==> flow/design.v <==
module cordic(clk, angle, sine, cosine);
  input clk;
  input signed [31:0] angle;  
  output signed [15:0] sine;  
  output signed [15:0] cosine;
  reg signed [15:0] x [0:12];
  reg signed [15:0] y [0:12];
  reg signed [31:0] z [0:12];
  parameter scaling_factor = 19896;  
  wire [1:0] sector;
  assign sector = angle[31:30];
  assign sine = y[12];
  assign cosine = x[12];
  wire signed [31:0] theta [0:12];
  assign theta [ 0] = 'h20000000;   
  assign theta [ 1] = 'h12E4051D;   
  assign theta [ 2] = 'h9FB385B;    
  assign theta [ 3] = 'h51111D4;    
  assign theta [ 4] = 'h28B0D43;    
  assign theta [ 5] = 'h145D7E1;    
  assign theta [ 6] = 'hA2F61E;     
  assign theta [ 7] = 'h517C55;     
  assign theta [ 8] = 'h28BE53;     
  assign theta [ 9] = 'h145F2E;     
  assign theta [10] = 'hA2F98;      
  assign theta [11] = 'h517CC;      
  assign theta [12] = 'h28BE6;      
  always @(posedge clk)
  begin 
    if (sector == 2'b00) begin
	  x[0] <= scaling_factor;
      y[0] <= 0;
      z[0] <= angle;      
    end
    else if  (sector == 2'b11) begin
	  x[0] <= scaling_factor;
      y[0] <= 0;
      z[0] <= angle;      
    end      
    else if (sector == 2'b01) begin
      x[0] <= -0;
      y[0] <= scaling_factor;
      z[0] <= {2'b00,angle[29:0]};      
    end
    else if (sector == 2'b10) begin
      x[0] <= 0;
      y[0] <= -scaling_factor;
      z[0] <= {2'b11,angle[29:0]};
    end
  end
  genvar i;
  generate
    for (i=0; i<13; i=i+1)
      begin
        wire sgn; 
	assign sgn = z[i][31];  
	wire signed [15:0] xnew, ynew;
        assign xnew = x[i] >>> i;  
        assign ynew = y[i] >>> i;
        always @(posedge clk)
          begin
            if (sgn==1)
              begin
                x[i+1] <= x[i]+ynew;
                y[i+1] <= y[i]-xnew;
                z[i+1] <= z[i]+theta[i];
              end
            else
              begin
                x[i+1] <= x[i]-ynew;
                y[i+1] <= y[i]+xnew;
                z[i+1] <= z[i]-theta[i];
              end
          end
      end
  endgenerate
endmodule
Settings: LEC_CHECK=0, CAP_MARGIN=20, CORE_MARGIN=2, CORE_UTILIZATION=60, SLEW_MARGIN=20; clock period 3.41 ns.
run.sh (not shown) runs the stock make flow with config.mk's settings and CLKGATE_MAP_FILE=.
Edit:
Settings changed: CORE_UTILIZATION 60 to 57, SETUP_SLACK_MARGIN from default to 0.72.
Clock period 3.41 ns to 2.61 ns, I/O delays scaled along.
Outcome: Now the flow reached the layout checks and failed them: setup timing. Cell area grows by a quarter to a third. Die size goes up by a few percent. Via count is higher by about a fifth. Setup slack got worse by 0.61 ns. Synthesized area does not change. Register-to-register slack gets worse by 0.61 ns. Global-route usage grows by 3.3 points. Critical path depth drops by 2.
Edit:
Settings changed: CAP_MARGIN 20 to 10, CORE_UTILIZATION 57 to 72, CTS_CLUSTER_DIAMETER from default to 147, PLACE_DENSITY from default to 0.63, SETUP_SLACK_MARGIN 0.72 to 0.49.
Clock period 2.61 ns to 3.43 ns, I/O delays scaled along.
Effect: The new run produced a layout that fails on setup timing. Synthesized area is unchanged. Worst hold slack improved by 0.014 ns. Wire length increases by 18%. Design area decreases by 14%. Clock-buffer cell count decreases by 4. Worst setup slack improved by 0.42 ns. Maximum frequency decreases by 12%. Die size decreases by 21%. Non-clock buffer count decreases by 1064.
Edit:
Settings changed: CAP_MARGIN 10 to 20, CORE_UTILIZATION 72 to 40, CTS_CLUSTER_DIAMETER 147 to default, PLACE_DENSITY 0.63 to default, SETUP_SLACK_MARGIN 0.49 to default.
Clock period 3.43 ns to 3.5 ns, I/O delays scaled along.
With this change the flow went through all stages and came out clean; cell count grows by a few percent; wire length shrinks by well over a third; clock skew is about the same; worst setup slack improved by 0.23 ns; count of clock-buffer cells in the layout shrinks by 5; non-clock buffer count shrinks by 353; maximum frequency grows by a few percent; utilization shrinks by 47 points; design area shrinks by roughly a tenth.

--- another note on this design; it stands on its own ---

==> inputs of wip/raven <==
// cordic
module cordic(clk, angle, sine, cosine);
  input clk;
  input signed [31:0] angle;  
  output signed [15:0] sine;  
  output signed [15:0] cosine;
  reg signed [15:0] x [0:12];
  reg signed [15:0] y [0:12];
  reg signed [31:0] z [0:12];
  parameter scaling_factor = 19896;  
  wire [1:0] sector;
  assign sector = angle[31:30];
  assign sine = y[12];
  assign cosine = x[12];
  wire signed [31:0] theta [0:12];
  assign theta [ 0] = 'h20000000;   
  assign theta [ 1] = 'h12E4051D;   
  assign theta [ 2] = 'h9FB385B;    
  assign theta [ 3] = 'h51111D4;    
  assign theta [ 4] = 'h28B0D43;    
  assign theta [ 5] = 'h145D7E1;    
  assign theta [ 6] = 'hA2F61E;     
  assign theta [ 7] = 'h517C55;     
  assign theta [ 8] = 'h28BE53;     
  assign theta [ 9] = 'h145F2E;     
  assign theta [10] = 'hA2F98;      
  assign theta [11] = 'h517CC;      
  assign theta [12] = 'h28BE6;      
  always @(posedge clk)
  begin 
    if (sector == 2'b00) begin
	  x[0] <= scaling_factor;
      y[0] <= 0;
      z[0] <= angle;      
    end
    else if  (sector == 2'b11) begin
	  x[0] <= scaling_factor;
      y[0] <= 0;
      z[0] <= angle;      
    end      
    else if (sector == 2'b01) begin
      x[0] <= -0;
      y[0] <= scaling_factor;
      z[0] <= {2'b00,angle[29:0]};      
    end
    else if (sector == 2'b10) begin
      x[0] <= 0;
      y[0] <= -scaling_factor;
      z[0] <= {2'b11,angle[29:0]};
    end
  end
  genvar i;
  generate
    for (i=0; i<13; i=i+1)
      begin
        wire sgn; 
	assign sgn = z[i][31];  
	wire signed [15:0] xnew, ynew;
        assign xnew = x[i] >>> i;  
        assign ynew = y[i] >>> i;
        always @(posedge clk)
          begin
            if (sgn==1)
              begin
                x[i+1] <= x[i]+ynew;
                y[i+1] <= y[i]-xnew;
                z[i+1] <= z[i]+theta[i];
              end
            else
              begin
                x[i+1] <= x[i]-ynew;
                y[i+1] <= y[i]+xnew;
  ...
Settings: LEC_CHECK=0, ABC_AREA=0, CAP_MARGIN=20, CORE_ASPECT_RATIO=0.88, CORE_MARGIN=2, CORE_UTILIZATION=58, CTS_CLUSTER_SIZE=57, GPL_ROUTABILITY_DRIVEN=1, SETUP_SLACK_MARGIN=1.23, SLEW_MARGIN=5; clock period 4.74 ns.
run.sh (not shown) runs the stock make flow with config.mk's settings and CLKGATE_MAP_FILE=.
==> wip/xenon (differences from wip/raven) <==
==> flow/config.mk (replaced) <==
export PLATFORM = sky130hd
export DESIGN_NAME = cordic
export DESIGN_NICKNAME = cordic
export VERILOG_FILES = /design/flow/design.v
export SDC_FILE = /design/flow/constraint.sdc
export NUM_CORES = 4
export LEC_CHECK = 0
export CAP_MARGIN = 20
export CORE_MARGIN = 2
export CORE_UTILIZATION = 60
export CTS_CLUSTER_SIZE = 98
export SLEW_MARGIN = 20
==> flow/constraint.sdc (replaced) <==
create_clock -name core_clock -period 2.78 [get_ports {clk}]
set_input_delay 0.5560 -clock core_clock [delete_from_list [all_inputs] [get_ports {clk}]]
set_output_delay 0.5560 -clock core_clock [all_outputs]
set_load 0.01 [all_outputs]
==> results <==
|  | wip/raven | wip/xenon |
|---|---|---|
| Pre-CTS worst setup slack | 1.07 ns | -0.504 ns |
| Minimum setup slack among reg-to-reg paths | 1.30 ns | -0.35 ns |
| Stages on the worst setup path | 14 | 16 |
| Latest clock arrival within the worst-skew pair | 0.64 ns | 0.66 ns |
| Run status | finished clean | complete, but fails checks |
| Layout check failures | - | setup timing |
| Post-CTS setup-driven buffer insertion count | 12 | 176 |
| Fraction of area in non-clock buffers | 2.12% | 15.8% |
| Post-layout utilization of the core | 65.2% | 85.5% |
| Post-DR vias/cell | 5.49 | 5.58 |
| Maximum fanout encountered on the critical timing path | 11 | 3 |
| Floorplan row count | 97 | 102 |
| Area growth, synth to finish | 11.3% | 41.7% |
| Start point of the critical path | z[4][31] | y[2][2] |

--- another note on this design; it stands on its own ---

==> inputs of run A <==
## cordic
module cordic(clk, angle, sine, cosine);
  input clk;
  input signed [31:0] angle;  
  output signed [15:0] sine;  
  output signed [15:0] cosine;
  reg signed [15:0] x [0:12];
  reg signed [15:0] y [0:12];
  reg signed [31:0] z [0:12];
  parameter scaling_factor = 19896;  
  wire [1:0] sector;
  assign sector = angle[31:30];
  assign sine = y[12];
  assign cosine = x[12];
  wire signed [31:0] theta [0:12];
  assign theta [ 0] = 'h20000000;   
  assign theta [ 1] = 'h12E4051D;   
  assign theta [ 2] = 'h9FB385B;    
  assign theta [ 3] = 'h51111D4;    
  assign theta [ 4] = 'h28B0D43;    
  assign theta [ 5] = 'h145D7E1;    
  assign theta [ 6] = 'hA2F61E;     
  assign theta [ 7] = 'h517C55;     
  assign theta [ 8] = 'h28BE53;     
  assign theta [ 9] = 'h145F2E;     
  assign theta [10] = 'hA2F98;      
  assign theta [11] = 'h517CC;      
  assign theta [12] = 'h28BE6;      
  always @(posedge clk)
  begin 
    if (sector == 2'b00) begin
	  x[0] <= scaling_factor;
      y[0] <= 0;
      z[0] <= angle;      
    end
    else if  (sector == 2'b11) begin
	  x[0] <= scaling_factor;
      y[0] <= 0;
      z[0] <= angle;      
    end      
    else if (sector == 2'b01) begin
      x[0] <= -0;
      y[0] <= scaling_factor;
      z[0] <= {2'b00,angle[29:0]};      
    end
    else if (sector == 2'b10) begin
      x[0] <= 0;
      y[0] <= -scaling_factor;
      z[0] <= {2'b11,angle[29:0]};
    end
  end
  genvar i;
  generate
    for (i=0; i<13; i=i+1)
      begin
        wire sgn; 
	assign sgn = z[i][31];  
	wire signed [15:0] xnew, ynew;
        assign xnew = x[i] >>> i;  
        assign ynew = y[i] >>> i;
        always @(posedge clk)
          begin
            if (sgn==1)
              begin
                x[i+1] <= x[i]+ynew;
                y[i+1] <= y[i]-xnew;
                z[i+1] <= z[i]+theta[i];
              end
            else
              begin
                x[i+1] <= x[i]-ynew;
                y[i+1] <= y[i]+xnew;
                z[i+1] <= z[i]-theta[i];
              end
          end
      end
  endgenerate
endmodule
export LEC_CHECK = 0
export ABC_AREA = 1
export CAP_MARGIN = 20
export CELL_PAD_IN_SITES_GLOBAL_PLACEMENT = 2
export CORE_MARGIN = 2
export CORE_UTILIZATION = 40
export CTS_CLUSTER_SIZE = 10
export PLACE_DENSITY_LB_ADDON = 0.12
export SETUP_SLACK_MARGIN = 0.93
export SLEW_MARGIN = 5
export TNS_END_PERCENT = 30
create_clock -name core_clock -period 3.5 [get_ports {clk}]
run.sh (not shown) runs the stock make flow with config.mk's settings and CLKGATE_MAP_FILE=.
==> inputs of run K, as changes to run A <==
ABC_AREA = not set   (was 1)
CELL_PAD_IN_SITES_GLOBAL_PLACEMENT = not set   (was 2)
CORE_UTILIZATION = 72   (was 40)
CTS_CLUSTER_SIZE = 43   (was 10)
GPL_ROUTABILITY_DRIVEN = 1   (was not set)
PLACE_DENSITY = 0.64   (was not set)
PLACE_DENSITY_LB_ADDON = not set   (was 0.12)
SETUP_SLACK_MARGIN = -0.23   (was 0.93)
SLEW_MARGIN = 40   (was 5)
TNS_END_PERCENT = not set   (was 30)
==> flow/constraint.sdc (replaced) <==
create_clock -name core_clock -period 2.99 [get_ports {clk}]
set_input_delay 0.5980 -clock core_clock [delete_from_list [all_inputs] [get_ports {clk}]]
set_output_delay 0.5980 -clock core_clock [all_outputs]
set_load 0.01 [all_outputs]
==> notes <==
Maximum frequency: run K is lower than run A (about 20%).
Run K finished but failed the layout checks on negative setup slack. Run A finished clean.
Of run K and run A, run A has the higher final cell count (gap about 40%, measured against run A).
Of run A and run K, run A has the higher clock skew (gap 0.0039 ns).
Against run K, the synthesized cell count of run A is larger by about 80%.
